File: run.sh
#!/bin/bash
# the make line also repeats each setting of config.mk as NAME=value (left out here)
make -C /OpenROAD-flow-scripts/flow DESIGN_CONFIG=/design/flow/config.mk WORK_HOME=/design/flow/orfs CLKGATE_MAP_FILE= finish
File: config.mk
export PLATFORM = sky130hd
export DESIGN_NAME = stopwatch
export DESIGN_NICKNAME = stopwatch
export VERILOG_FILES = /design/flow/design.v
export SDC_FILE = /design/flow/constraint.sdc
export NUM_CORES = 4
export LEC_CHECK = 0
export CAP_MARGIN = 20
export CORE_MARGIN = 2
export CORE_UTILIZATION = 66
export MAX_ROUTING_LAYER = met4
export SETUP_SLACK_MARGIN = 4.83
export SLEW_MARGIN = 20
File: constraint.sdc
create_clock -name core_clock -period 19.0 [get_ports {clk}]
set_input_delay 3.8000 -clock core_clock [delete_from_list [all_inputs] [get_ports {clk}]]
set_output_delay 3.8000 -clock core_clock [all_outputs]
set_load 0.01 [all_outputs]
File: design.v
`timescale 1ns / 1ps
module clock #(parameter start_time = 0, parameter end_time = 100)(
    input wire in,
    input wire rst,
    output reg out,
    output wire rise
);
    reg [31:0] counter;
    assign rise = (counter >= (end_time >> 1)) & ~out;
    always @(posedge in) begin
        if (rst) begin
            counter <= start_time;
            out <= 1'b0;
        end else begin
            counter <= (counter >= (end_time >> 1)) ? 1 : counter + 1;
            out <= (counter >= (end_time >> 1)) ? ~out : out;
        end
    end
endmodule
`timescale 1ns / 1ps
module stopwatch(clk, rst, btnS, btnR, sw, an, seg);
input clk;
input rst;
input btnS, btnR;
input [7:0] sw;
output reg [3:0] an;
output reg [7:0] seg;
reg [3:0] seg_value;
wire [3:0] seg3, seg2, seg1, seg0;
reg adj_sec;
reg adj;
reg digits_on;
wire one_hz_clk;
wire two_hz_clk;
wire segment_clk;
wire blink_clk;
wire debounce_clk;
wire one_hz_rise;
wire two_hz_rise;
wire segment_rise;
wire blink_rise;
wire debounce_rise;
reg [31:0] sec_counter;
reg [1:0] seg_index;
clock #(.start_time(0), .end_time(200)) my_one_hz_clk(.in(clk), .rst(rst), .out(one_hz_clk), .rise(one_hz_rise));
clock #(.start_time(0), .end_time(100)) my_two_hz_clk(.in(clk), .rst(rst), .out(two_hz_clk), .rise(two_hz_rise));
clock #(.start_time(0), .end_time(4)) my_segment_clk(.in(clk), .rst(rst), .out(segment_clk), .rise(segment_rise));
clock #(.start_time(0), .end_time(20)) my_blink_clk(.in(clk), .rst(rst), .out(blink_clk), .rise(blink_rise));
clock #(.start_time(0), .end_time(10)) my_debounce_clk(.in(clk), .rst(rst), .out(debounce_clk), .rise(debounce_rise));
wire [1:0] next_index = seg_index + 2'd1;
assign seg0 = (sec_counter % 60)  % 10;
assign seg1 = (sec_counter % 60)  / 10;
assign seg2 = (sec_counter / 60)  % 10;
assign seg3 = (sec_counter / 600) % 10;
always @(*) begin
    case (next_index)
        0: seg_value = (digits_on || ~sw[1]) ? seg0 : 10;
        1: seg_value = (digits_on || ~sw[1]) ? seg1 : 10;
        2: seg_value = (digits_on ||  sw[1]) ? seg2 : 10;
        default: seg_value = (digits_on ||  sw[1]) ? seg3 : 10;
    endcase
end
always @(posedge clk) begin
    if (rst) begin
        adj_sec   <= 1'b0;
        adj       <= 1'b0;
        seg_index <= 2'd0;
        an        <= 4'b1111;
        seg       <= 8'b11111111;
    end else if (segment_rise) begin
        adj_sec   <= sw[1];
        adj       <= sw[0];
        seg_index <= next_index;
        an        <= ~(4'b0001 << next_index);
        case (seg_value)
            0: seg <= ~8'b11111100;
            1: seg <= ~8'b01100000;
            2: seg <= ~8'b11011010;
            3: seg <= ~8'b11110010;
            4: seg <= ~8'b01100110;
            5: seg <= ~8'b10110110;
            6: seg <= ~8'b10111110;
            7: seg <= ~8'b11100000;
            8: seg <= ~8'b11111110;
            9: seg <= ~8'b11110110;
            default: seg <= 8'b11111111;
        endcase
    end
end
reg [1:0] reset_state;
reg [2:0] pause_state;
reg stop_tick;
reg has_ticked_once;
wire [1:0] reset_sample = {btnR, reset_state[1]};
wire [2:0] pause_sample = {pause_state[2] && btnS, btnS, pause_state[1]};
always @(posedge clk) begin
    if (rst) begin
        reset_state     <= 2'b00;
        pause_state     <= 3'b000;
        stop_tick       <= 1'b0;
        has_ticked_once <= 1'b0;
        sec_counter     <= 32'd0;
    end else if (debounce_rise) begin
        if (reset_sample == 2'b11) begin
            reset_state <= 2'b00;
            pause_state <= pause_sample;
            sec_counter <= 0;
        end else if (pause_sample == 3'b011) begin
            reset_state <= reset_sample;
            pause_state <= 3'b100;
            stop_tick   <= ~stop_tick;
        end else begin
            reset_state <= reset_sample;
            pause_state <= pause_sample;
            if (adj ? two_hz_clk : one_hz_clk) begin
                if (~has_ticked_once && ~stop_tick) begin
                    has_ticked_once <= 1'b1;
                    if (adj && ~adj_sec) begin
                        sec_counter <= (sec_counter / 60 >= 99)
                                  ? (sec_counter % 60)
                                  : (sec_counter + 60);
                    end else if (adj) begin
                        sec_counter <= (sec_counter / 60) * 60 + ((sec_counter + 1) % 60);
                    end else begin
                        sec_counter <= sec_counter + 1;
                    end
                end
            end else has_ticked_once <= 1'b0;
        end
    end
end
always @(posedge clk) begin
    if (rst)
        digits_on <= 1'b0;
    else if (blink_rise)
        digits_on <= (~adj || ~digits_on);
end
endmodule
==> flow_metrics.py, run 1 <==
# Auto-generated metrics
metrics = {
    "outcome": {
        "run_status": "did not finish",
        "failed_stage": "5_1_grt",
        "error_message": "[ERROR GRT-0232] Routing congestion too high. Check the congestion heatmap in the GUI.",
    },
    "die": {
        "io_pins": 24,
        "core_region_area_um2": 45400,
        "floorplan.core_util_pct": 66.8,
        "die_h_um": 218,
        "die-area_um2": 47600,
        "die_w_um": 218,
        "floorplan.rows": 78,
    },
    "place": {
        "detailedPlace.worstSlack_ps": -619,
        "finalWeightedCongestion": 1.01,
        "dpl.hpwl_um": 76600,
        "place.port_buffers": 16,
        "placedInstanceArea_um2": 36700,
    },
    "synth": {
        "ys_seq_share_pct": 14.4,
        "ys_area_um2": 30300,
        "combinational_family_with_the_most_area_after_synthesis": "AND-OR/OR-AND gates",
        "most_common_cell": "sky130_fd_sc_hd__nor2_1",
        "yosys.area_share.simple_pct": 25.5,
        "ys_sh_aoi_pct": 35.2,
        "netlist.top_cell.by_area": "sky130_fd_sc_hd__dfxtp_1",
        "number_of_distinct_library_cells_after_synthesis": 138,
        "ys_async_sr_fraction_pct": 0,
        "synth-xor-area-share_pct": 8.09,
        "syn-mean-instance-area_um2": 7.22,
        "syn_inst": 4195,
        "synth.cells.most_frequent": "sky130_fd_sc_hd__nor2_1 (402), sky130_fd_sc_hd__nand2_1 (352), sky130_fd_sc_hd__a21oi_1 (301)",
        "ys_sh_adder_pct": 8.15,
        "ys_warn_count": 6,
        "post_synth_mux_area_share_pct": 3.75,
        "yosysCellCount": 4195,
        "seq_cells_post_synth": 218,
        "post_synth_instance_area_um2": 30300,
        "top_area_share_pct": 14.4,
        "number_of_flops_mapped_to_enable_cells_by_yosys": 0,
        "synthFlopType": "sky130_fd_sc_hd__dfxtp_1",
        "synth.area.top_cells": "sky130_fd_sc_hd__dfxtp_1 (14%), sky130_fd_sc_hd__xnor2_1 (6.0%), sky130_fd_sc_hd__nor2_1 (5.0%)",
    },
    "clock_tree": {
        "clock_sinks": 218,
        "cts_inserted_buffers": 19,
        "max-clock-path-buffers": 3,
        "ctsHtreeMaxLevel": 1,
        "cts_hold_repair.buffers": 0,
        "cts-root-buf": "sky130_fd_sc_hd__clkbuf_16",
    },
    "grt": {
        "grt.overflow.total": 516,
        "grt_overall_usage_pct": 87.1,
    },
}
[layer usage]
layer / overflow / global-route usage (%)
met1: 47 / 84.9
met2: 246 / 98.2
met5: - / -
met3: 58 / 76.5
met4: 165 / 86.7
[what timing repair did]
item                                    CTS
endpoints found under the setup margin   37
buffers inserted                        153
pin swaps                               205
gates resized                           268
gates cloned                              2
[through the flow]
step	util, %	setup TNS [ps]	std cells	hold slack [ps]
floorplan	-	0	4355	438
CTS	87.9	-13.9	5555	472
detailed placement	80.9	-4400	5366	451
global placement	80.9	-264	5366	450
==> run 2: changes to the inputs <==
- ABC_AREA: unset -> 0
- CELL_PAD_IN_SITES_DETAIL_PLACEMENT: unset -> 2
- CELL_PAD_IN_SITES_GLOBAL_PLACEMENT: unset -> 3
- CORE_ASPECT_RATIO: unset -> 1.17
- CTS_CLUSTER_DIAMETER: unset -> 314
- GPL_TIMING_DRIVEN: unset -> 0
- PLACE_DENSITY: unset -> 0.89
- SETUP_SLACK_MARGIN: 4.83 -> unset
- clock period: 19.0 -> 31.5 ns (I/O delays scaled with it)
==> run 2 against run 1 <==
  * The run fails in 3_1_place_gp_skip_io
  * Synthesized cell count unchanged
  * Synthesized area unchanged
  * Die size about the same
==> flow_metrics.py, run 2 <==
# Auto-generated metrics
metrics = {
    "outcome": {
        "run_status": "did not finish",
        "failed_stage": "3_1_place_gp_skip_io",
        "error_message": "[ERROR GPL-0301] Utilization 157.428 % exceeds 100%.",
    },
    "synth": {
        "syn-mean-instance-area_um2": 7.22,
        "post_synth_mux_area_share_pct": 3.75,
        "ys_warn_count": 6,
        "ys_sh_aoi_pct": 35.2,
        "synth.cells.most_frequent": "sky130_fd_sc_hd__nor2_1 (402), sky130_fd_sc_hd__nand2_1 (352), sky130_fd_sc_hd__a21oi_1 (301)",
        "top_area_share_pct": 14.4,
        "most_common_cell": "sky130_fd_sc_hd__nor2_1",
        "ys_seq_share_pct": 14.4,
        "netlist.top_cell.by_area": "sky130_fd_sc_hd__dfxtp_1",
        "seq_cells_post_synth": 218,
        "combinational_family_with_the_most_area_after_synthesis": "AND-OR/OR-AND gates",
        "synthFlopType": "sky130_fd_sc_hd__dfxtp_1",
        "yosysCellCount": 4195,
        "ys_sh_adder_pct": 8.15,
        "number_of_flops_mapped_to_enable_cells_by_yosys": 0,
        "number_of_distinct_library_cells_after_synthesis": 138,
        "post_synth_instance_area_um2": 30300,
        "ys_area_um2": 30300,
        "ys_async_sr_fraction_pct": 0,
        "syn_inst": 4195,
        "yosys.area_share.simple_pct": 25.5,
        "synth-xor-area-share_pct": 8.09,
        "synth.area.top_cells": "sky130_fd_sc_hd__dfxtp_1 (14%), sky130_fd_sc_hd__xnor2_1 (6.0%), sky130_fd_sc_hd__nor2_1 (5.0%)",
    },
    "die": {
        "die_w_um": 202,
        "die_h_um": 236,
        "core_region_area_um2": 45100,
        "floorplan.core_util_pct": 67.2,
        "die-area_um2": 47600,
        "floorplan.rows": 84,
    },
}
==> run 3: changes to the inputs <==
- ABC_AREA: 0 -> unset
- CELL_PAD_IN_SITES_DETAIL_PLACEMENT: 2 -> unset
- CELL_PAD_IN_SITES_GLOBAL_PLACEMENT: 3 -> unset
- CORE_ASPECT_RATIO: 1.17 -> unset
- CORE_UTILIZATION: 66 -> 8
- CTS_CLUSTER_DIAMETER: 314 -> unset
- GPL_TIMING_DRIVEN: 0 -> unset
- MAX_ROUTING_LAYER: met4 -> unset
- PLACE_DENSITY: 0.89 -> unset
- clock period: 31.5 -> 46.1 ns (I/O delays scaled with it)
==> run 3 against run 2 <==
  * Now clean on timing, DRC and antenna
  * Die size increased to 8.1 times the previous value
  * Synthesized area did not move
  * Synthesized cell count stayed put
==> flow_metrics.py, run 3 <==
# Auto-generated metrics
metrics = {
    "die": {
        "die_w_um": 619,
        "floorplan.core_util_pct": 8.05,
        "core_region_area_um2": 376000,
        "die-area_um2": 384000,
        "io_pins": 24,
        "die_h_um": 619,
        "floorplan.rows": 225,
    },
    "synth": {
        "combinational_family_with_the_most_area_after_synthesis": "AND-OR/OR-AND gates",
        "ys_sh_adder_pct": 8.15,
        "synth.cells.most_frequent": "sky130_fd_sc_hd__nor2_1 (402), sky130_fd_sc_hd__nand2_1 (352), sky130_fd_sc_hd__a21oi_1 (301)",
        "syn-mean-instance-area_um2": 7.22,
        "number_of_distinct_library_cells_after_synthesis": 138,
        "synthFlopType": "sky130_fd_sc_hd__dfxtp_1",
        "synth-xor-area-share_pct": 8.09,
        "top_area_share_pct": 14.4,
        "ys_async_sr_fraction_pct": 0,
        "seq_cells_post_synth": 218,
        "post_synth_instance_area_um2": 30300,
        "most_common_cell": "sky130_fd_sc_hd__nor2_1",
        "post_synth_mux_area_share_pct": 3.75,
        "ys_sh_aoi_pct": 35.2,
        "synth.area.top_cells": "sky130_fd_sc_hd__dfxtp_1 (14%), sky130_fd_sc_hd__xnor2_1 (6.0%), sky130_fd_sc_hd__nor2_1 (5.0%)",
        "number_of_flops_mapped_to_enable_cells_by_yosys": 0,
        "syn_inst": 4195,
        "netlist.top_cell.by_area": "sky130_fd_sc_hd__dfxtp_1",
        "yosys.area_share.simple_pct": 25.5,
        "ys_area_um2": 30300,
        "ys_seq_share_pct": 14.4,
        "yosysCellCount": 4195,
        "ys_warn_count": 6,
    },
    "place": {
        "finalWeightedCongestion": 0.844,
        "placedInstanceArea_um2": 37000,
        "place.port_buffers": 16,
        "dpl.hpwl_um": 71400,
    },
    "min_path": {
        "hold_critical_path_endpoint": "adj",
        "hold_path.startpoint": "adj",
        "min_path_cells": 2,
        "holdCritPathClass": "flip-flop to flip-flop",
    },
    "finish": {
        "final_area_um2": 37800,
        "nets": 4437,
        "utilization_pct": 10.0,
        "final-comb-area_um2": 25100,
        "filler_cell_count": 43900,
        "synthToLayoutAreaGrowth_pct": 24.8,
        "seqCellArea_um2": 4360,
    },
    "setup_path": {
        "worst_setup_path_startpoint": "sec_counter[3]",
        "path_class": "flip-flop to flip-flop",
        "timing.critical_path.to_type": "flip-flop",
        "critPathTopFamily": "AND-OR/OR-AND gates",
        "critPathCapture": "sec_counter[31]",
        "timing.critical_path.required_ps": 46510,
        "setup.worst_path.start_class": "flip-flop",
        "cell_depth_of_the_worst_setup_path": 91,
        "ff2ff_setup_slack_ps": 19490,
        "cp_max_fo": 19,
        "r2r_cells": 91,
        "arrival_ps": 27020,
        "worstReg2RegStart": "sec_counter[3]",
        "top_cell_by_count_worst_path": "sky130_fd_sc_hd__a21oi_1",
        "crit_slowest_cell": "sky130_fd_sc_hd__mux2i_1",
        "r2r-end": "sec_counter[31]",
        "worstPathBufferInverterCount": 7,
        "maximum_single_stage_delay_on_the_critical_path_ps": 900,
    },
    "final_timing": {
        "report.final.setup_viol": 0,
        "report.final.hold_viol_count": 0,
        "slew_viol_final": 0,
        "maxSlewHeadroom_pct": 23.3,
        "timing.fmax_mhz": 37.6,
        "finalHoldWorstSlack_ps": 455,
        "finalClockSkew_ps": 32.6,
        "timing.final.crit_share_pct": 57.7,
        "min_period_ps": 26610,
        "worst-slew-pin-transition_ps": 1140,
        "setup_total_negative_slack_ps": 0,
        "setup_repair_after_global_routing_missed_its_margin": "no",
    },
    "drt": {
        "firstDrtPassIters": 6,
        "wl_per_cell_um": 9.99,
        "drt_iter0_markers": 2962,
        "drtAntennaViolNets": 0,
        "dr_total_vias": 32100,
        "routed_wirelength_um": 92700,
        "drc_violations": 0,
        "num_antenna_cells": 0,
        "route.detailed.vias_per_inst": 3.45,
    },
    "run": {
        "warning_count": 69,
        "drv_cap": 0,
    },
    "grt": {
        "grt_first_pass_wirelength_um": 151000,
        "grt.overflow.total": 0,
        "antenna_found_initial": 0,
        "grt_overall_usage_pct": 4.58,
        "grt_max_degree": 58,
        "vias_in_the_first_global_route": 29000,
    },
    "clock_tree": {
        "cts-root-buf": "sky130_fd_sc_hd__clkbuf_16",
        "max-clock-path-buffers": 3,
        "post_cts_resize_count": 0,
        "cts_hold_repair.buffers": 0,
        "clock_sinks": 218,
        "post_cts_buffers": 0,
        "clock_insertion_delay_worst_skew_ps": 590,
        "cts_inserted_buffers": 25,
        "clock_edge_transition_at_the_registers_on_the_reported_setup_and_hold_paths_ps": 70,
        "tritoncts": "yes",
        "ctsHtreeMaxLevel": 1,
    },
    "outcome": {
        "run_status": "no timing/DRC/antenna violations",
    },
}
-- run 3: routing by layer --
metal	global-route usage, %	wire length (µm)	vias to the layer above
met5	0	0	-
met2	7.70	42300	993
met1	6.00	41900	15100
met3	0.495	5070	169
met4	1.66	3440	0
li1	-	-	15800
-- run 3: area by class of cell --
class,count,area share (%)
Timing Repair Buffer,78,1.64
Inverter,180,1.79
Tap cell,4994,16.5
Multi-Input combinational cell,3767,66.4
Clock inverter,13,0.341
Clock buffer,32,1.80
Sequential cell,218,11.5
-- run 3: metrics by stage --
stage                     std cells  worst slack [ps]
final                          9282             19490
after floorplan                4355             25170
after global placement         9237             20180
after CTS                      9282             20000
after detailed placement       9237             20110
after global routing           9282             17150
==> run 4: changes to the inputs <==
- CORE_UTILIZATION: 8 -> 57
- SETUP_SLACK_MARGIN: unset -> -0.72
- clock period: 46.1 -> 15.5 ns (I/O delays scaled with it)
==> run 4 against run 3 <==
  * Now fails the layout checks on negative setup slack
  * Setup slack got worse by 24000 ps
  * Clock skew increased by 2.3 ps
  * Critical path depth increased by 16
  * Fmax increased by 33%
  * Core utilization increased by 74 points
  * Register-to-register slack got worse by 24000 ps
  * Critical endpoint unchanged
  * Largest cell class unchanged
==> flow_metrics.py, run 4 <==
# Auto-generated metrics
metrics = {
    "setup_path": {
        "critPathTopFamily": "AND-OR/OR-AND gates",
        "setup.worst_path.start_class": "flip-flop",
        "maximum_single_stage_delay_on_the_critical_path_ps": 510,
        "cp_max_fo": 10,
        "critPathCapture": "sec_counter[31]",
        "timing.critical_path.to_type": "flip-flop",
        "path_class": "flip-flop to flip-flop",
        "crit_slowest_cell": "sky130_fd_sc_hd__or4_4",
        "worstReg2RegStart": "sec_counter[2]",
        "r2r_cells": 107,
        "timing.critical_path.required_ps": 15910,
        "worst_setup_path_startpoint": "sec_counter[2]",
        "arrival_ps": 20420,
        "r2r-end": "sec_counter[31]",
        "ff2ff_setup_slack_ps": -4510,
        "worstPathBufferInverterCount": 9,
        "top_cell_by_count_worst_path": "sky130_fd_sc_hd__a21oi_2",
        "cell_depth_of_the_worst_setup_path": 107,
    },
    "synth": {
        "synthFlopType": "sky130_fd_sc_hd__dfxtp_1",
        "syn_inst": 4195,
        "post_synth_instance_area_um2": 30300,
        "seq_cells_post_synth": 218,
        "synth.cells.most_frequent": "sky130_fd_sc_hd__nor2_1 (402), sky130_fd_sc_hd__nand2_1 (352), sky130_fd_sc_hd__a21oi_1 (301)",
        "number_of_distinct_library_cells_after_synthesis": 138,
        "ys_async_sr_fraction_pct": 0,
        "combinational_family_with_the_most_area_after_synthesis": "AND-OR/OR-AND gates",
        "ys_warn_count": 6,
        "ys_sh_aoi_pct": 35.2,
        "syn-mean-instance-area_um2": 7.22,
        "ys_sh_adder_pct": 8.15,
        "top_area_share_pct": 14.4,
        "synth.area.top_cells": "sky130_fd_sc_hd__dfxtp_1 (14%), sky130_fd_sc_hd__xnor2_1 (6.0%), sky130_fd_sc_hd__nor2_1 (5.0%)",
        "netlist.top_cell.by_area": "sky130_fd_sc_hd__dfxtp_1",
        "synth-xor-area-share_pct": 8.09,
        "yosysCellCount": 4195,
        "post_synth_mux_area_share_pct": 3.75,
        "ys_seq_share_pct": 14.4,
        "number_of_flops_mapped_to_enable_cells_by_yosys": 0,
        "yosys.area_share.simple_pct": 25.5,
        "most_common_cell": "sky130_fd_sc_hd__nor2_1",
        "ys_area_um2": 30300,
    },
    "die": {
        "die_h_um": 235,
        "core_region_area_um2": 52600,
        "floorplan.rows": 84,
        "io_pins": 24,
        "floorplan.core_util_pct": 57.7,
        "die_w_um": 235,
        "die-area_um2": 55000,
    },
    "finish": {
        "final_area_um2": 44400,
        "fin_cells": 6272,
        "synthToLayoutAreaGrowth_pct": 46.6,
        "utilization_pct": 84.5,
        "nets": 5735,
    },
    "clock_tree": {
        "ctsHtreeMaxLevel": 1,
        "cts_inserted_buffers": 20,
        "cts-root-buf": "sky130_fd_sc_hd__clkbuf_16",
        "clock_sinks": 218,
        "tritoncts": "yes",
        "cts_hold_repair.buffers": 0,
        "clock_edge_transition_at_the_registers_on_the_reported_setup_and_hold_paths_ps": 80,
        "max-clock-path-buffers": 3,
        "clock_insertion_delay_worst_skew_ps": 570,
    },
    "place": {
        "dpl.hpwl_um": 87300,
        "post-place-cells": 6177,
        "finalWeightedCongestion": 1.03,
        "place.port_buffers": 16,
        "placedInstanceArea_um2": 42200,
        "detailedPlace.worstSlack_ps": -3790,
    },
    "drt": {
        "routed_wirelength_um": 123000,
        "drtAntennaViolNets": 0,
        "dr.max_layer_used": "met4",
        "drt_iter0_markers": 4030,
        "wl_per_cell_um": 19.6,
        "route.detailed.vias_per_inst": 6.32,
        "dr_total_vias": 39700,
        "drt-met1-wl_um": 48300,
        "drc_violations": 0,
        "met3RoutedLength_um": 10300,
        "firstDrtPassIters": 6,
        "met2RoutedLength_um": 56800,
    },
    "final_timing": {
        "finalClockSkew_ps": 35.0,
        "setup_slack_of_the_critical_path_after_layout_ps": -4510,
        "report.final.setup_viol": 37,
        "setup_repair_after_global_routing_missed_its_margin": "yes",
        "setup_total_negative_slack_ps": -102410,
        "report.final.hold_viol_count": 0,
        "min_period_ps": 20010,
        "timing.fmax_mhz": 50.0,
        "finalHoldWorstSlack_ps": 492,
        "maxSlewHeadroom_pct": 38.0,
        "worst-slew-pin-transition_ps": 923,
        "timing.final.crit_share_pct": 129,
        "slew_viol_final": 0,
    },
    "min_path": {
        "min_path_cells": 1,
        "hold_path.startpoint": "an[3]",
        "hold_critical_path_endpoint": "an[3]",
        "holdCritPathClass": "flip-flop to flip-flop",
    },
    "outcome": {
        "layout.failed_checks": "negative setup slack",
        "run_status": "failed layout checks",
    },
    "run": {
        "warning_count": 75,
        "drv_cap": 0,
    },
    "grt": {
        "grt_first_pass_wirelength_um": 186000,
        "grt.overflow.total": 0,
        "grt_max_degree": 70,
        "vias_in_the_first_global_route": 37300,
        "grt_overall_usage_pct": 40.9,
        "antenna_found_initial": 4,
    },
}
==> run 4: repair_timing <==
| action | in CTS | in global routing |
|---|---|---|
| setup buffers | 34 | 30 |
| pin swaps | 76 | 76 |
| gates resized | 123 | 106 |
| setup endpoints to repair | 34 | 37 |
| endpoints found under the hold margin | 0 | 0 |
==> run 4: area by class of cell <==
| type | instances | area [µm²] |
|---|---|---|
| Fill cell | 3363 | 8140 |
| Tap cell | 688 | 861 |
| Inverter | 180 | 681 |
| Clock inverter | 10 | 130 |
| Sequential cell | 218 | 4370 |
| Multi-Input combinational cell | 3767 | 27400 |
| Clock buffer | 23 | 532 |
| Timing Repair Buffer | 1381 | 10500 |
| Antenna cell | 5 | 12.5 |
==> run 4: metal layers <==
layer,GRT usage [%],vias to the layer above
li1,-,18400
met4,21.8,0
met1,50.6,18600
met5,0,-
met2,69.1,2102
met3,5.23,586
==> run 5: changes to the inputs <==
- CORE_UTILIZATION: 57 -> 66
- CTS_CLUSTER_DIAMETER: unset -> 345
- CTS_CLUSTER_SIZE: unset -> 96
- PLACE_DENSITY: unset -> 0.36
- SETUP_SLACK_MARGIN: -0.72 -> unset
- clock period: 15.5 -> 18.6 ns (I/O delays scaled with it)
==> run 5 against run 4 <==
  * The run now fails in 5_1_grt
  * Die size fell by 13%
  * Synthesized cell count did not move
  * Synthesized area did not move
==> flow_metrics.py, run 5 <==
# Auto-generated metrics
metrics = {
    "outcome": {
        "run_status": "did not finish",
        "failed_stage": "5_1_grt",
        "error_message": "[ERROR GRT-0232] Routing congestion too high. Check the congestion heatmap in the GUI.",
    },
    "synth": {
        "ys_seq_share_pct": 14.4,
        "yosys.area_share.simple_pct": 25.5,
        "syn-mean-instance-area_um2": 7.22,
        "combinational_family_with_the_most_area_after_synthesis": "AND-OR/OR-AND gates",
        "ys_warn_count": 6,
        "post_synth_mux_area_share_pct": 3.75,
        "number_of_distinct_library_cells_after_synthesis": 138,
        "synthFlopType": "sky130_fd_sc_hd__dfxtp_1",
        "ys_sh_adder_pct": 8.15,
        "synth.area.top_cells": "sky130_fd_sc_hd__dfxtp_1 (14%), sky130_fd_sc_hd__xnor2_1 (6.0%), sky130_fd_sc_hd__nor2_1 (5.0%)",
        "top_area_share_pct": 14.4,
        "synth.cells.most_frequent": "sky130_fd_sc_hd__nor2_1 (402), sky130_fd_sc_hd__nand2_1 (352), sky130_fd_sc_hd__a21oi_1 (301)",
        "yosysCellCount": 4195,
        "seq_cells_post_synth": 218,
        "post_synth_instance_area_um2": 30300,
        "ys_sh_aoi_pct": 35.2,
        "syn_inst": 4195,
        "netlist.top_cell.by_area": "sky130_fd_sc_hd__dfxtp_1",
        "synth-xor-area-share_pct": 8.09,
        "number_of_flops_mapped_to_enable_cells_by_yosys": 0,
        "ys_area_um2": 30300,
        "most_common_cell": "sky130_fd_sc_hd__nor2_1",
        "ys_async_sr_fraction_pct": 0,
    },
    "die": {
        "die-area_um2": 47600,
        "io_pins": 24,
        "die_w_um": 218,
        "core_region_area_um2": 45400,
        "die_h_um": 218,
        "floorplan.rows": 78,
        "floorplan.core_util_pct": 66.8,
    },
    "place": {
        "post-place-cells": 5808,
        "dpl.hpwl_um": 84100,
        "finalWeightedCongestion": 1.03,
        "placedInstanceArea_um2": 39400,
        "place.port_buffers": 16,
    },
    "clock_tree": {
        "cts-root-buf": "sky130_fd_sc_hd__clkbuf_16",
        "max-clock-path-buffers": 3,
        "clock_sinks": 218,
        "cts_inserted_buffers": 6,
        "cts_hold_repair.buffers": 0,
        "ctsHtreeMaxLevel": 1,
    },
    "grt": {
        "grt.overflow.total": 92,
        "grt_overall_usage_pct": 72.6,
    },
}
-- run 5: through the flow --
| stage | hold WS, ps | setup slack [ps] | util (%) |
|---|---|---|---|
| after floorplan | 438 | -167 | - |
| after global placement | 447 | -734 | 86.8 |
| after detailed placement | 459 | -1450 | 86.8 |
| after CTS | 518 | -628 | 91.5 |
-- run 5: timing repair --
item,4_1_cts
pin swaps,125
endpoints found under the setup margin,24
gates resized,250
setup buffers,98
-- run 5: routing by layer --
layer / overflow / GRT usage, %
met5: 0 / 27.4
met4: 37 / 68.0
met3: 3 / 54.0
met2: 49 / 93.2
met1: 3 / 72.8
==> run 6: changes to the inputs <==
- ABC_AREA: unset -> 0
- CAP_MARGIN: 20 -> 30
- CELL_PAD_IN_SITES_DETAIL_PLACEMENT: unset -> 0
- CORE_UTILIZATION: 66 -> 70
- CTS_CLUSTER_DIAMETER: 345 -> 276
- CTS_CLUSTER_SIZE: 96 -> 43
- GPL_TIMING_DRIVEN: unset -> 1
- PLACE_DENSITY: 0.36 -> unset
- PLACE_DENSITY_LB_ADDON: unset -> 0.01
- SETUP_SLACK_MARGIN: unset -> 4.15
- SLEW_MARGIN: 20 -> 5
- TNS_END_PERCENT: unset -> 85
- clock period: 18.6 -> 16.2 ns (I/O delays scaled with it)
==> run 6 against run 5 <==
  * The flow stops in 4_1_cts
  * Die size down 5.6%
  * Synthesized area is the same
  * Synthesized cell count stayed put
==> flow_metrics.py, run 6 <==
# Auto-generated metrics
metrics = {
    "synth": {
        "number_of_flops_mapped_to_enable_cells_by_yosys": 0,
        "seq_cells_post_synth": 218,
        "post_synth_instance_area_um2": 30300,
        "ys_sh_adder_pct": 8.15,
        "syn-mean-instance-area_um2": 7.22,
        "top_area_share_pct": 14.4,
        "ys_area_um2": 30300,
        "most_common_cell": "sky130_fd_sc_hd__nor2_1",
        "ys_sh_aoi_pct": 35.2,
        "netlist.top_cell.by_area": "sky130_fd_sc_hd__dfxtp_1",
        "syn_inst": 4195,
        "ys_warn_count": 6,
        "combinational_family_with_the_most_area_after_synthesis": "AND-OR/OR-AND gates",
        "synth.area.top_cells": "sky130_fd_sc_hd__dfxtp_1 (14%), sky130_fd_sc_hd__xnor2_1 (6.0%), sky130_fd_sc_hd__nor2_1 (5.0%)",
        "synth-xor-area-share_pct": 8.09,
        "synthFlopType": "sky130_fd_sc_hd__dfxtp_1",
        "ys_seq_share_pct": 14.4,
        "synth.cells.most_frequent": "sky130_fd_sc_hd__nor2_1 (402), sky130_fd_sc_hd__nand2_1 (352), sky130_fd_sc_hd__a21oi_1 (301)",
        "number_of_distinct_library_cells_after_synthesis": 138,
        "yosysCellCount": 4195,
        "yosys.area_share.simple_pct": 25.5,
        "ys_async_sr_fraction_pct": 0,
        "post_synth_mux_area_share_pct": 3.75,
    },
    "place": {
        "place.port_buffers": 16,
        "finalWeightedCongestion": 1.07,
        "placedInstanceArea_um2": 41400,
        "dpl.hpwl_um": 122000,
    },
    "outcome": {
        "failed_stage": "4_1_cts",
        "run_status": "did not finish",
        "error_message": "[ERROR DPL-0038] Utilization greater than 100%, impossible to legalize",
    },
    "die": {
        "floorplan.rows": 76,
        "core_region_area_um2": 42900,
        "die_h_um": 212,
        "floorplan.core_util_pct": 70.6,
        "die-area_um2": 45000,
        "io_pins": 24,
        "die_w_um": 212,
    },
}
run 6: per-stage QoR:
| stage | TNS (ps) | utilization [%] | hold slack [ps] | worst slack [ps] | std cells |
|---|---|---|---|---|---|
| floorplan | -30830 | - | 438 | -2260 | 4355 |
| global placement | -49970 | 96.5 | 447 | -2920 | 5986 |
| detailed placement | -147290 | 96.6 | 475 | -6350 | 5989 |
==> run 7: changes to the inputs <==
- ABC_AREA: 0 -> unset
- CAP_MARGIN: 30 -> 20
- CELL_PAD_IN_SITES_DETAIL_PLACEMENT: 0 -> unset
- CELL_PAD_IN_SITES_GLOBAL_PLACEMENT: unset -> 3
- CORE_UTILIZATION: 70 -> 27
- CTS_CLUSTER_DIAMETER: 276 -> unset
- CTS_CLUSTER_SIZE: 43 -> unset
- GPL_ROUTABILITY_DRIVEN: unset -> 0
- GPL_TIMING_DRIVEN: 1 -> unset
- MAX_ROUTING_LAYER: unset -> met4
- PLACE_DENSITY_LB_ADDON: 0.01 -> unset
- SETUP_SLACK_MARGIN: 4.15 -> unset
- SLEW_MARGIN: 5 -> 20
- TNS_END_PERCENT: 85 -> 10
- clock period: 16.2 -> 29.7 ns (I/O delays scaled with it)
==> run 7 against run 6 <==
  * Now clean on timing, DRC and antenna
  * Die size rose to 2.6 times the previous value
  * Synthesized cell count stayed put
  * Synthesized area stayed put
==> flow_metrics.py, run 7 <==
# Auto-generated metrics
metrics = {
    "setup_path": {
        "timing.critical_path.required_ps": 30110,
        "critPathCapture": "sec_counter[31]",
        "top_cell_by_count_worst_path": "sky130_fd_sc_hd__a21oi_1",
        "r2r_cells": 95,
        "timing.critical_path.to_type": "flip-flop",
        "cell_depth_of_the_worst_setup_path": 95,
        "worst_setup_path_startpoint": "sec_counter[2]",
        "worstPathBufferInverterCount": 11,
        "crit_slowest_cell": "sky130_fd_sc_hd__a211oi_1",
        "maximum_single_stage_delay_on_the_critical_path_ps": 710,
        "critPathTopFamily": "AND-OR/OR-AND gates",
        "cp_max_fo": 20,
        "ff2ff_setup_slack_ps": 4280,
        "arrival_ps": 25840,
        "setup.worst_path.start_class": "flip-flop",
        "r2r-end": "sec_counter[31]",
        "worstReg2RegStart": "sec_counter[2]",
        "path_class": "flip-flop to flip-flop",
    },
    "min_path": {
        "hold_path.startpoint": "adj",
        "hold_critical_path_endpoint": "adj",
        "holdCritPathClass": "flip-flop to flip-flop",
        "min_path_cells": 2,
    },
    "synth": {
        "most_common_cell": "sky130_fd_sc_hd__nor2_1",
        "post_synth_mux_area_share_pct": 3.75,
        "seq_cells_post_synth": 218,
        "syn-mean-instance-area_um2": 7.22,
        "synth-xor-area-share_pct": 8.09,
        "combinational_family_with_the_most_area_after_synthesis": "AND-OR/OR-AND gates",
        "syn_inst": 4195,
        "number_of_distinct_library_cells_after_synthesis": 138,
        "yosysCellCount": 4195,
        "ys_sh_aoi_pct": 35.2,
        "top_area_share_pct": 14.4,
        "ys_sh_adder_pct": 8.15,
        "synth.area.top_cells": "sky130_fd_sc_hd__dfxtp_1 (14%), sky130_fd_sc_hd__xnor2_1 (6.0%), sky130_fd_sc_hd__nor2_1 (5.0%)",
        "yosys.area_share.simple_pct": 25.5,
        "number_of_flops_mapped_to_enable_cells_by_yosys": 0,
        "ys_seq_share_pct": 14.4,
        "post_synth_instance_area_um2": 30300,
        "ys_async_sr_fraction_pct": 0,
        "netlist.top_cell.by_area": "sky130_fd_sc_hd__dfxtp_1",
        "synth.cells.most_frequent": "sky130_fd_sc_hd__nor2_1 (402), sky130_fd_sc_hd__nand2_1 (352), sky130_fd_sc_hd__a21oi_1 (301)",
        "ys_area_um2": 30300,
        "synthFlopType": "sky130_fd_sc_hd__dfxtp_1",
        "ys_warn_count": 6,
    },
    "final_timing": {
        "timing.final.crit_share_pct": 85.6,
        "setup_total_negative_slack_ps": 0,
        "finalClockSkew_ps": 23.2,
        "worst-slew-pin-transition_ps": 1110,
        "finalHoldWorstSlack_ps": 453,
        "maxSlewHeadroom_pct": 25.5,
        "setup_repair_after_global_routing_missed_its_margin": "no",
        "min_period_ps": 25420,
        "report.final.setup_viol": 0,
        "timing.fmax_mhz": 39.3,
        "slew_viol_final": 0,
        "report.final.hold_viol_count": 0,
    },
    "drt": {
        "drt_iter0_markers": 1730,
        "firstDrtPassIters": 7,
        "wl_per_cell_um": 20.3,
        "dr_total_vias": 31700,
        "drtAntennaViolNets": 0,
        "route.detailed.vias_per_inst": 5.44,
        "drc_violations": 0,
        "routed_wirelength_um": 118000,
    },
    "clock_tree": {
        "max-clock-path-buffers": 3,
        "ctsHtreeMaxLevel": 1,
        "clock_edge_transition_at_the_registers_on_the_reported_setup_and_hold_paths_ps": 60,
        "clock_insertion_delay_worst_skew_ps": 560,
        "clock_sinks": 218,
        "cts-root-buf": "sky130_fd_sc_hd__clkbuf_16",
        "post_cts_buffers": 0,
        "tritoncts": "yes",
        "cts_inserted_buffers": 26,
        "cts_hold_repair.buffers": 0,
        "post_cts_resize_count": 0,
    },
    "place": {
        "place.port_buffers": 16,
        "dpl.hpwl_um": 91900,
    },
    "die": {
        "floorplan.rows": 122,
        "io_pins": 24,
        "die-area_um2": 115000,
        "die_h_um": 339,
        "core_region_area_um2": 111000,
        "die_w_um": 339,
        "floorplan.core_util_pct": 27.3,
    },
    "grt": {
        "grt_max_degree": 70,
        "grt_first_pass_wirelength_um": 186000,
        "antenna_found_initial": 4,
        "vias_in_the_first_global_route": 31100,
        "grt.overflow.total": 0,
        "grt_overall_usage_pct": 20.5,
    },
    "finish": {
        "nets": 4478,
        "filler_cell_count": 12300,
        "synthToLayoutAreaGrowth_pct": 11.6,
    },
    "outcome": {
        "run_status": "no timing/DRC/antenna violations",
    },
    "run": {
        "drv_cap": 0,
        "warning_count": 71,
    },
}
-- run 7: through the flow --
stage	area (µm²)	worst slack, ps	utilization (%)	std cells
after floorplan	30900	8770	-	4355
after global placement	32900	3540	29.6	5771
after detailed placement	32900	3960	29.6	5771
after CTS	33800	3880	30.4	5818
after global routing	33800	1660	30.5	5819
final	33800	4280	30.5	5819
-- run 7: cell type report --
type                            count  area, µm²  share of cell area, %
Tap cell                         1488       1860                   5.51
Sequential cell                   218       4360                   12.9
Clock inverter                     14        168                  0.496
Inverter                          180        676                   2.00
Clock buffer                       33        717                   2.12
Multi-Input combinational cell   3767      25100                   74.2
Antenna cell                        1       2.50                0.00740
Timing Repair Buffer              118        921                   2.72
-- run 7: layer usage --
layer	vias to the layer above	global-route usage [%]	routed length (µm)
met5	-	-	0
met4	0	2.06	1020
met3	58	1.17	2970
met2	434	35.2	57200
met1	15300	27.3	56900
li1	15900	-	-
==> run 8: changes to the inputs <==
- CELL_PAD_IN_SITES_GLOBAL_PLACEMENT: 3 -> unset
- CORE_ASPECT_RATIO: unset -> 0.5
- CORE_MARGIN: 2 -> 8
- CORE_UTILIZATION: 27 -> 61
- CTS_CLUSTER_SIZE: unset -> 11
- GPL_ROUTABILITY_DRIVEN: 0 -> unset
- MAX_ROUTING_LAYER: met4 -> unset
- PLACE_DENSITY: unset -> 0.78
- TNS_END_PERCENT: 10 -> 15
- clock period: 29.7 -> 30.0 ns (I/O delays scaled with it)
==> run 8 against run 7 <==
  * Still clean on timing, DRC and antenna
  * Sequential share of layout area is 0.65 points higher
  * Register-to-register slack worse by 1800 ps
  * Clock skew is 10 ps higher
==> flow_metrics.py, run 8 <==
# Auto-generated metrics
metrics = {
    "outcome": {
        "run_status": "no timing/DRC/antenna violations",
    },
    "drt": {
        "wl_per_cell_um": 18.4,
        "route.detailed.vias_per_inst": 6.71,
        "routed_wirelength_um": 90400,
        "drtAntennaViolNets": 0,
        "firstDrtPassIters": 7,
        "drt_iter0_markers": 3904,
        "dr_total_vias": 33000,
        "drc_violations": 0,
        "num_antenna_cells": 0,
    },
    "finish": {
        "synthToLayoutAreaGrowth_pct": 6.21,
        "utilization_pct": 66.0,
        "filler_cell_count": 4375,
        "final_area_um2": 32200,
        "nets": 4429,
    },
    "grt": {
        "grt_overall_usage_pct": 29.7,
        "grt_max_degree": 61,
        "grt_first_pass_wirelength_um": 148000,
        "vias_in_the_first_global_route": 29600,
        "grt.overflow.total": 0,
        "antenna_found_initial": 1,
    },
    "synth": {
        "ys_sh_aoi_pct": 35.2,
        "post_synth_mux_area_share_pct": 3.75,
        "number_of_flops_mapped_to_enable_cells_by_yosys": 0,
        "yosysCellCount": 4195,
        "ys_seq_share_pct": 14.4,
        "synth-xor-area-share_pct": 8.09,
        "synth.area.top_cells": "sky130_fd_sc_hd__dfxtp_1 (14%), sky130_fd_sc_hd__xnor2_1 (6.0%), sky130_fd_sc_hd__nor2_1 (5.0%)",
        "most_common_cell": "sky130_fd_sc_hd__nor2_1",
        "synth.cells.most_frequent": "sky130_fd_sc_hd__nor2_1 (402), sky130_fd_sc_hd__nand2_1 (352), sky130_fd_sc_hd__a21oi_1 (301)",
        "seq_cells_post_synth": 218,
        "syn_inst": 4195,
        "ys_async_sr_fraction_pct": 0,
        "top_area_share_pct": 14.4,
        "combinational_family_with_the_most_area_after_synthesis": "AND-OR/OR-AND gates",
        "syn-mean-instance-area_um2": 7.22,
        "synthFlopType": "sky130_fd_sc_hd__dfxtp_1",
        "ys_sh_adder_pct": 8.15,
        "ys_area_um2": 30300,
        "netlist.top_cell.by_area": "sky130_fd_sc_hd__dfxtp_1",
        "yosys.area_share.simple_pct": 25.5,
        "number_of_distinct_library_cells_after_synthesis": 138,
        "post_synth_instance_area_um2": 30300,
        "ys_warn_count": 6,
    },
    "setup_path": {
        "cell_depth_of_the_worst_setup_path": 89,
        "worstPathBufferInverterCount": 6,
        "maximum_single_stage_delay_on_the_critical_path_ps": 890,
        "setup.worst_path.start_class": "flip-flop",
        "ff2ff_setup_slack_ps": 2510,
        "critPathTopFamily": "AND-OR/OR-AND gates",
        "crit_slowest_cell": "sky130_fd_sc_hd__a2111oi_2",
        "cp_max_fo": 19,
        "worstReg2RegStart": "sec_counter[3]",
        "critPathCapture": "sec_counter[31]",
        "worst_setup_path_startpoint": "sec_counter[3]",
        "timing.critical_path.to_type": "flip-flop",
        "path_class": "flip-flop to flip-flop",
        "top_cell_by_count_worst_path": "sky130_fd_sc_hd__a21oi_1",
        "arrival_ps": 27910,
        "r2r-end": "sec_counter[31]",
        "timing.critical_path.required_ps": 30410,
        "r2r_cells": 89,
    },
    "final_timing": {
        "worst-slew-pin-transition_ps": 1130,
        "setup_repair_after_global_routing_missed_its_margin": "no",
        "timing.final.crit_share_pct": 91.6,
        "finalHoldWorstSlack_ps": 466,
        "slew_viol_final": 0,
        "report.final.setup_viol": 0,
        "finalClockSkew_ps": 33.2,
        "report.final.hold_viol_count": 0,
        "min_period_ps": 27490,
        "maxSlewHeadroom_pct": 22.8,
        "timing.fmax_mhz": 36.4,
        "setup_total_negative_slack_ps": 0,
    },
    "run": {
        "drv_cap": 0,
        "warning_count": 69,
    },
    "clock_tree": {
        "cts_inserted_buffers": 24,
        "clock_sinks": 218,
        "cts_hold_repair.buffers": 0,
        "max-clock-path-buffers": 3,
        "clock_insertion_delay_worst_skew_ps": 560,
        "post_cts_buffers": 0,
        "clock_edge_transition_at_the_registers_on_the_reported_setup_and_hold_paths_ps": 70,
        "tritoncts": "yes",
        "ctsHtreeMaxLevel": 1,
        "cts-root-buf": "sky130_fd_sc_hd__clkbuf_16",
        "post_cts_resize_count": 0,
    },
    "die": {
        "die_w_um": 331,
        "floorplan.core_util_pct": 62.1,
        "die-area_um2": 57500,
        "floorplan.rows": 57,
        "io_pins": 24,
        "die_h_um": 174,
        "core_region_area_um2": 48800,
    },
    "place": {
        "placedInstanceArea_um2": 31500,
        "finalWeightedCongestion": 0.977,
        "place.port_buffers": 16,
        "dpl.hpwl_um": 68000,
    },
    "min_path": {
        "holdCritPathClass": "flip-flop to flip-flop",
        "hold_critical_path_endpoint": "seg[5]",
        "min_path_cells": 1,
        "hold_path.startpoint": "seg[5]",
    },
}
[run 8: metal layers]
| metal | track usage [%] | share of wire [%] | vias to the layer above |
|---|---|---|---|
| met4 | 7.05 | 2.4 | 0 |
| met5 | 0 | 0 | - |
| met1 | 41.8 | 44 | 15400 |
| li1 | - | - | 15800 |
| met2 | 46.7 | 43 | 1614 |
| met3 | 5.45 | 10 | 198 |
[run 8: area by class of cell]
cell class              count  area [µm²]  share of cell area (%)
inverters                 180         676                    2.10
clock buffers              26         628                    1.95
well taps                 649         812                    2.52
repair buffers             71         568                    1.77
multi-input cells        3767       25100                    77.9
clock inverters             3        53.8                   0.167
flip-flops and latches    218        4360                    13.6
[run 8: through the flow]
stage	worst slack, ps	instances
6_report	2510	4914
4_1_cts	3390	4914
2_1_floorplan	9070	4355
3_3_place_gp	3820	4885
5_1_grt	619	4914
3_5_place_dp	3490	4885
==> run 9: changes to the inputs <==
- ABC_AREA: unset -> 0
- CAP_MARGIN: 20 -> 10
- CELL_PAD_IN_SITES_DETAIL_PLACEMENT: unset -> 1
- CORE_ASPECT_RATIO: 0.5 -> 1.27
- CORE_MARGIN: 8 -> 4
- CORE_UTILIZATION: 61 -> 58
- CTS_CLUSTER_DIAMETER: unset -> 122
- CTS_CLUSTER_SIZE: 11 -> 31
- GPL_ROUTABILITY_DRIVEN: unset -> 1
- GPL_TIMING_DRIVEN: unset -> 1
- HOLD_SLACK_MARGIN: unset -> -0.09
- MAX_ROUTING_LAYER: unset -> met4
- MIN_ROUTING_LAYER: unset -> met2
- PLACE_DENSITY: 0.78 -> 0.37
- SETUP_SLACK_MARGIN: unset -> 5.0
- SLEW_MARGIN: 20 -> 10
- TNS_END_PERCENT: 15 -> 85
- clock period: 30.0 -> 40.7 ns (I/O delays scaled with it)
==> run 9 against run 8 <==
  * The run now fails in 5_1_grt
  * Die size decreased by 2.6%
  * Synthesized area unchanged
  * Synthesized cell count unchanged
==> flow_metrics.py, run 9 <==
# Auto-generated metrics
metrics = {
    "outcome": {
        "run_status": "did not finish",
        "failed_stage": "5_1_grt",
        "error_message": "[ERROR GRT-0116] Global routing finished with congestion. Check the congestion regions in the DRC Viewer.",
    },
    "synth": {
        "top_area_share_pct": 14.4,
        "synth.area.top_cells": "sky130_fd_sc_hd__dfxtp_1 (14%), sky130_fd_sc_hd__xnor2_1 (6.0%), sky130_fd_sc_hd__nor2_1 (5.0%)",
        "post_synth_instance_area_um2": 30300,
        "synth.cells.most_frequent": "sky130_fd_sc_hd__nor2_1 (402), sky130_fd_sc_hd__nand2_1 (352), sky130_fd_sc_hd__a21oi_1 (301)",
        "ys_sh_aoi_pct": 35.2,
        "netlist.top_cell.by_area": "sky130_fd_sc_hd__dfxtp_1",
        "number_of_flops_mapped_to_enable_cells_by_yosys": 0,
        "ys_async_sr_fraction_pct": 0,
        "ys_warn_count": 6,
        "combinational_family_with_the_most_area_after_synthesis": "AND-OR/OR-AND gates",
        "synth-xor-area-share_pct": 8.09,
        "ys_sh_adder_pct": 8.15,
        "ys_seq_share_pct": 14.4,
        "yosys.area_share.simple_pct": 25.5,
        "ys_area_um2": 30300,
        "post_synth_mux_area_share_pct": 3.75,
        "number_of_distinct_library_cells_after_synthesis": 138,
        "seq_cells_post_synth": 218,
        "syn_inst": 4195,
        "yosysCellCount": 4195,
        "most_common_cell": "sky130_fd_sc_hd__nor2_1",
        "syn-mean-instance-area_um2": 7.22,
        "synthFlopType": "sky130_fd_sc_hd__dfxtp_1",
    },
    "clock_tree": {
        "ctsHtreeMaxLevel": 1,
        "clock_sinks": 218,
        "cts-root-buf": "sky130_fd_sc_hd__clkbuf_16",
        "cts_inserted_buffers": 11,
        "cts_hold_repair.buffers": 0,
        "post_cts_resize_count": 0,
        "post_cts_buffers": 0,
        "max-clock-path-buffers": 3,
    },
    "die": {
        "io_pins": 24,
        "floorplan.rows": 94,
        "floorplan.core_util_pct": 58.5,
        "die_w_um": 211,
        "die-area_um2": 56000,
        "die_h_um": 266,
        "core_region_area_um2": 51700,
    },
    "grt": {
        "grt.overflow.total": 13,
        "grt_overall_usage_pct": 76.2,
    },
    "place": {
        "dpl.hpwl_um": 91700,
        "finalWeightedCongestion": 1.10,
        "place.port_buffers": 16,
        "post-place-cells": 4912,
        "placedInstanceArea_um2": 31500,
    },
}
==> run 9: per-stage QoR <==
stage                     worst slack (ps)
after global placement               14840
after floorplan                      19770
after detailed placement             13690
after CTS                            12850
==> run 9: per-layer routing <==
layer  overflow  GRT usage, %
met1          -             -
met2          2          83.9
met3         10          81.0
met4          1          53.5
met5          -             -
==> run 10: changes to the inputs <==
- ABC_AREA: 0 -> unset
- CAP_MARGIN: 10 -> 20
- CELL_PAD_IN_SITES_DETAIL_PLACEMENT: 1 -> unset
- CORE_ASPECT_RATIO: 1.27 -> unset
- CORE_MARGIN: 4 -> 2
- CORE_UTILIZATION: 58 -> 12
- CTS_CLUSTER_DIAMETER: 122 -> unset
- CTS_CLUSTER_SIZE: 31 -> unset
- GPL_ROUTABILITY_DRIVEN: 1 -> unset
- GPL_TIMING_DRIVEN: 1 -> unset
- HOLD_SLACK_MARGIN: -0.09 -> unset
- MAX_ROUTING_LAYER: met4 -> unset
- MIN_ROUTING_LAYER: met2 -> unset
- PLACE_DENSITY: 0.37 -> unset
- SETUP_SLACK_MARGIN: 5.0 -> unset
- SLEW_MARGIN: 10 -> 20
- TNS_END_PERCENT: 85 -> unset
- clock period: 40.7 -> 30.2 ns (I/O delays scaled with it)
==> run 10 against run 9 <==
  * Now clean on timing, DRC and antenna
  * Synthesized area unchanged
  * Synthesized cell count unchanged
  * Die size rose to 4.6 times the previous value
==> flow_metrics.py, run 10 <==
# Auto-generated metrics
metrics = {
    "drt": {
        "route.detailed.vias_per_inst": 4.13,
        "firstDrtPassIters": 9,
        "routed_wirelength_um": 89700,
        "drt_iter0_markers": 2532,
        "drc_violations": 0,
        "wl_per_cell_um": 11.8,
        "drtAntennaViolNets": 0,
        "num_antenna_cells": 0,
        "dr_total_vias": 31500,
    },
    "synth": {
        "number_of_flops_mapped_to_enable_cells_by_yosys": 0,
        "post_synth_mux_area_share_pct": 3.75,
        "ys_sh_adder_pct": 8.15,
        "synth-xor-area-share_pct": 8.09,
        "synth.cells.most_frequent": "sky130_fd_sc_hd__nor2_1 (402), sky130_fd_sc_hd__nand2_1 (352), sky130_fd_sc_hd__a21oi_1 (301)",
        "ys_seq_share_pct": 14.4,
        "ys_area_um2": 30300,
        "ys_async_sr_fraction_pct": 0,
        "syn-mean-instance-area_um2": 7.22,
        "seq_cells_post_synth": 218,
        "combinational_family_with_the_most_area_after_synthesis": "AND-OR/OR-AND gates",
        "ys_warn_count": 6,
        "ys_sh_aoi_pct": 35.2,
        "syn_inst": 4195,
        "synthFlopType": "sky130_fd_sc_hd__dfxtp_1",
        "synth.area.top_cells": "sky130_fd_sc_hd__dfxtp_1 (14%), sky130_fd_sc_hd__xnor2_1 (6.0%), sky130_fd_sc_hd__nor2_1 (5.0%)",
        "netlist.top_cell.by_area": "sky130_fd_sc_hd__dfxtp_1",
        "number_of_distinct_library_cells_after_synthesis": 138,
        "yosys.area_share.simple_pct": 25.5,
        "top_area_share_pct": 14.4,
        "yosysCellCount": 4195,
        "post_synth_instance_area_um2": 30300,
        "most_common_cell": "sky130_fd_sc_hd__nor2_1",
    },
    "clock_tree": {
        "max-clock-path-buffers": 3,
        "cts_inserted_buffers": 22,
        "ctsHtreeMaxLevel": 1,
        "post_cts_buffers": 0,
        "post_cts_resize_count": 0,
        "clock_edge_transition_at_the_registers_on_the_reported_setup_and_hold_paths_ps": 80,
        "clock_insertion_delay_worst_skew_ps": 540,
        "tritoncts": "yes",
        "cts-root-buf": "sky130_fd_sc_hd__clkbuf_16",
        "clock_sinks": 218,
        "cts_hold_repair.buffers": 0,
    },
    "setup_path": {
        "critPathTopFamily": "AND-OR/OR-AND gates",
        "setup.worst_path.start_class": "flip-flop",
        "maximum_single_stage_delay_on_the_critical_path_ps": 870,
        "path_class": "flip-flop to flip-flop",
        "timing.critical_path.to_type": "flip-flop",
        "cell_depth_of_the_worst_setup_path": 91,
        "r2r_cells": 91,
        "worst_setup_path_startpoint": "sec_counter[3]",
        "top_cell_by_count_worst_path": "sky130_fd_sc_hd__a21oi_1",
        "arrival_ps": 26660,
        "critPathCapture": "sec_counter[31]",
        "crit_slowest_cell": "sky130_fd_sc_hd__mux2i_1",
        "worstPathBufferInverterCount": 7,
        "timing.critical_path.required_ps": 30600,
        "r2r-end": "sec_counter[31]",
        "worstReg2RegStart": "sec_counter[3]",
        "ff2ff_setup_slack_ps": 3950,
        "cp_max_fo": 19,
    },
    "final_timing": {
        "setup_total_negative_slack_ps": 0,
        "setup_repair_after_global_routing_missed_its_margin": "no",
        "timing.final.crit_share_pct": 86.9,
        "finalClockSkew_ps": 23.3,
        "slew_viol_final": 0,
        "maxSlewHeadroom_pct": 27.3,
        "worst-slew-pin-transition_ps": 1090,
        "finalHoldWorstSlack_ps": 462,
        "timing.fmax_mhz": 38.1,
        "min_period_ps": 26250,
        "report.final.setup_viol": 0,
        "report.final.hold_viol_count": 0,
    },
    "die": {
        "core_region_area_um2": 251000,
        "die_h_um": 506,
        "io_pins": 24,
        "floorplan.core_util_pct": 12.1,
        "floorplan.rows": 184,
        "die-area_um2": 257000,
        "die_w_um": 506,
    },
    "grt": {
        "grt_overall_usage_pct": 6.55,
        "grt_first_pass_wirelength_um": 147000,
        "vias_in_the_first_global_route": 28400,
        "grt.overflow.total": 0,
        "grt_max_degree": 70,
        "antenna_found_initial": 1,
    },
    "place": {
        "finalWeightedCongestion": 0.872,
        "dpl.hpwl_um": 68200,
        "placedInstanceArea_um2": 34900,
        "place.port_buffers": 16,
    },
    "min_path": {
        "hold_path.startpoint": "my_debounce_clk.out",
        "min_path_cells": 2,
        "holdCritPathClass": "flip-flop to flip-flop",
        "hold_critical_path_endpoint": "my_debounce_clk.out",
    },
    "finish": {
        "filler_cell_count": 28800,
        "final_area_um2": 35700,
        "synthToLayoutAreaGrowth_pct": 17.7,
        "nets": 4435,
    },
    "outcome": {
        "run_status": "no timing/DRC/antenna violations",
    },
    "run": {
        "warning_count": 69,
        "drv_cap": 0,
    },
}
-- run 10: area by class of cell --
type | instances | area, µm² | share of cell area [%]
multi-input cells | 3767 | 25100 | 70.3
clock buffers | 28 | 593 | 1.66
inverters | 180 | 676 | 1.89
flip-flops and latches | 218 | 4360 | 12.2
well taps | 3348 | 4190 | 11.7
clock inverters | 12 | 153 | 0.428
repair buffers | 79 | 623 | 1.75
-- run 10: metal layers --
| layer | global-route usage [%] | share of wire, % |
|---|---|---|
| met4 | 1.03 | 1.5 |
| met2 | 10.6 | 44 |
| met3 | 0.762 | 5.8 |
| met5 | 0 | 0 |
| met1 | 9.38 | 48 |
-- run 10: through the flow --
step                setup WS [ps]  util (%)  instances
global placement             4400      13.9       7589
finish                       3950      14.2       7632
floorplan                    9270         -       4355
detailed placement           4390      13.9       7590
global route                 1720      14.2       7632
CTS                          4290      14.2       7630
==> run 11: changes to the inputs <==
- ABC_AREA: unset -> 0
- CAP_MARGIN: 20 -> 35
- CELL_PAD_IN_SITES_DETAIL_PLACEMENT: unset -> 0
- CORE_ASPECT_RATIO: unset -> 1.27
- CORE_UTILIZATION: 12 -> 54
- CTS_CLUSTER_DIAMETER: unset -> 276
- CTS_CLUSTER_SIZE: unset -> 24
- GPL_ROUTABILITY_DRIVEN: unset -> 0
- GPL_TIMING_DRIVEN: unset -> 0
- MAX_ROUTING_LAYER: unset -> met4
- PLACE_DENSITY_LB_ADDON: unset -> 0.19
- SETUP_SLACK_MARGIN: unset -> 5.0
- SLEW_MARGIN: 20 -> 25
- TNS_END_PERCENT: unset -> 85
- clock period: 30.2 -> 31.5 ns (I/O delays scaled with it)
==> run 11 against run 10 <==
  * Synthesized cell count stayed put
  * Worst hold slack better by 7.4 ps
  * Critical path type unchanged
  * Wire length rose by 5.5%
  * Die size shrank 77%
  * Largest cell class unchanged
==> flow_metrics.py, run 11 <==
# Auto-generated metrics
metrics = {
    "outcome": {
        "run_status": "no timing/DRC/antenna violations",
    },
    "die": {
        "floorplan.core_util_pct": 54.7,
        "floorplan.rows": 97,
        "core_region_area_um2": 55300,
        "die-area_um2": 58000,
        "die_h_um": 271,
        "die_w_um": 214,
        "io_pins": 24,
    },
    "finish": {
        "synthToLayoutAreaGrowth_pct": 7.81,
        "nets": 4571,
    },
    "synth": {
        "ys_area_um2": 30300,
        "post_synth_mux_area_share_pct": 3.75,
        "top_area_share_pct": 14.4,
        "synth.area.top_cells": "sky130_fd_sc_hd__dfxtp_1 (14%), sky130_fd_sc_hd__xnor2_1 (6.0%), sky130_fd_sc_hd__nor2_1 (5.0%)",
        "syn_inst": 4195,
        "seq_cells_post_synth": 218,
        "netlist.top_cell.by_area": "sky130_fd_sc_hd__dfxtp_1",
        "ys_seq_share_pct": 14.4,
        "post_synth_instance_area_um2": 30300,
        "number_of_distinct_library_cells_after_synthesis": 138,
        "yosys.area_share.simple_pct": 25.5,
        "synth-xor-area-share_pct": 8.09,
        "ys_async_sr_fraction_pct": 0,
        "combinational_family_with_the_most_area_after_synthesis": "AND-OR/OR-AND gates",
        "syn-mean-instance-area_um2": 7.22,
        "number_of_flops_mapped_to_enable_cells_by_yosys": 0,
        "ys_warn_count": 6,
        "ys_sh_aoi_pct": 35.2,
        "synth.cells.most_frequent": "sky130_fd_sc_hd__nor2_1 (402), sky130_fd_sc_hd__nand2_1 (352), sky130_fd_sc_hd__a21oi_1 (301)",
        "yosysCellCount": 4195,
        "ys_sh_adder_pct": 8.15,
        "most_common_cell": "sky130_fd_sc_hd__nor2_1",
        "synthFlopType": "sky130_fd_sc_hd__dfxtp_1",
    },
    "setup_path": {
        "worst_setup_path_startpoint": "sec_counter[3]",
        "r2r_cells": 95,
        "setup.worst_path.start_class": "flip-flop",
        "arrival_ps": 25510,
        "timing.critical_path.to_type": "flip-flop",
        "maximum_single_stage_delay_on_the_critical_path_ps": 740,
        "r2r-end": "sec_counter[31]",
        "worstPathBufferInverterCount": 12,
        "cell_depth_of_the_worst_setup_path": 95,
        "cp_max_fo": 10,
        "crit_slowest_cell": "sky130_fd_sc_hd__a2111oi_0",
        "top_cell_by_count_worst_path": "sky130_fd_sc_hd__a21oi_1",
        "timing.critical_path.required_ps": 31880,
        "critPathCapture": "sec_counter[31]",
        "path_class": "flip-flop to flip-flop",
        "worstReg2RegStart": "sec_counter[3]",
        "ff2ff_setup_slack_ps": 6380,
        "critPathTopFamily": "AND-OR/OR-AND gates",
    },
    "final_timing": {
        "finalHoldWorstSlack_ps": 469,
        "timing.final.crit_share_pct": 79.7,
        "maxSlewHeadroom_pct": 34.4,
        "timing.fmax_mhz": 39.8,
        "setup_repair_after_global_routing_missed_its_margin": "no",
        "min_period_ps": 25120,
        "report.final.setup_viol": 0,
        "finalClockSkew_ps": 25.0,
        "slew_viol_final": 0,
        "worst-slew-pin-transition_ps": 976,
        "setup_total_negative_slack_ps": 0,
        "report.final.hold_viol_count": 0,
    },
    "min_path": {
        "min_path_cells": 2,
        "hold_path.startpoint": "my_debounce_clk.out",
        "holdCritPathClass": "flip-flop to flip-flop",
        "hold_critical_path_endpoint": "my_debounce_clk.out",
    },
    "drt": {
        "drc_violations": 0,
        "firstDrtPassIters": 6,
        "dr_total_vias": 33300,
        "route.detailed.vias_per_inst": 6.47,
        "drtAntennaViolNets": 0,
        "drt_iter0_markers": 3319,
        "wl_per_cell_um": 18.4,
        "routed_wirelength_um": 94600,
    },
    "clock_tree": {
        "clock_sinks": 218,
        "ctsHtreeMaxLevel": 1,
        "clock_edge_transition_at_the_registers_on_the_reported_setup_and_hold_paths_ps": 110,
        "cts_hold_repair.buffers": 0,
        "max-clock-path-buffers": 3,
        "cts_inserted_buffers": 13,
        "cts-root-buf": "sky130_fd_sc_hd__clkbuf_16",
        "tritoncts": "yes",
        "clock_insertion_delay_worst_skew_ps": 510,
    },
    "grt": {
        "antenna_found_initial": 0,
        "grt_max_degree": 25,
        "grt_overall_usage_pct": 31.8,
        "vias_in_the_first_global_route": 30300,
        "grt.overflow.total": 0,
        "grt_first_pass_wirelength_um": 152000,
    },
    "run": {
        "drv_cap": 0,
        "warning_count": 69,
    },
    "place": {
        "place.port_buffers": 16,
        "dpl.hpwl_um": 74100,
    },
}
-- run 11: stage by stage --
stage	cells	utilization, %	setup slack (ps)	cell area, µm²
global placement	5113	57.8	5670	32000
CTS	5135	58.6	5230	32400
floorplan	4355	-	10570	30900
global route	5146	59.0	4940	32700
finish	5147	59.0	6380	32700
detailed placement	5120	57.9	5380	32100
-- run 11: final cells by class --
type / instances / area, µm²
inverters: 180 / 676
diodes: 1 / 2.50
flip-flops and latches: 218 / 4360
well taps: 742 / 928
multi-input cells: 3767 / 25200
clock buffers: 13 / 325
clock inverters: 2 / 38.8
fillers: 5461 / 22700
repair buffers: 34 / 278
plain buffers: 190 / 805
-- run 11: metal layers --
layer	global-route usage, %	vias up	wire [µm]
li1	-	16100	-
met1	37.4	15500	38000
met2	54.1	1378	44700
met3	2.97	343	6440
met4	16.1	0	5530
met5	-	-	0
-- run 11: what timing repair did --
item	4_1_cts	5_1_grt
setup buffers	0	5
gates resized	0	42
setup endpoints to repair	0	13
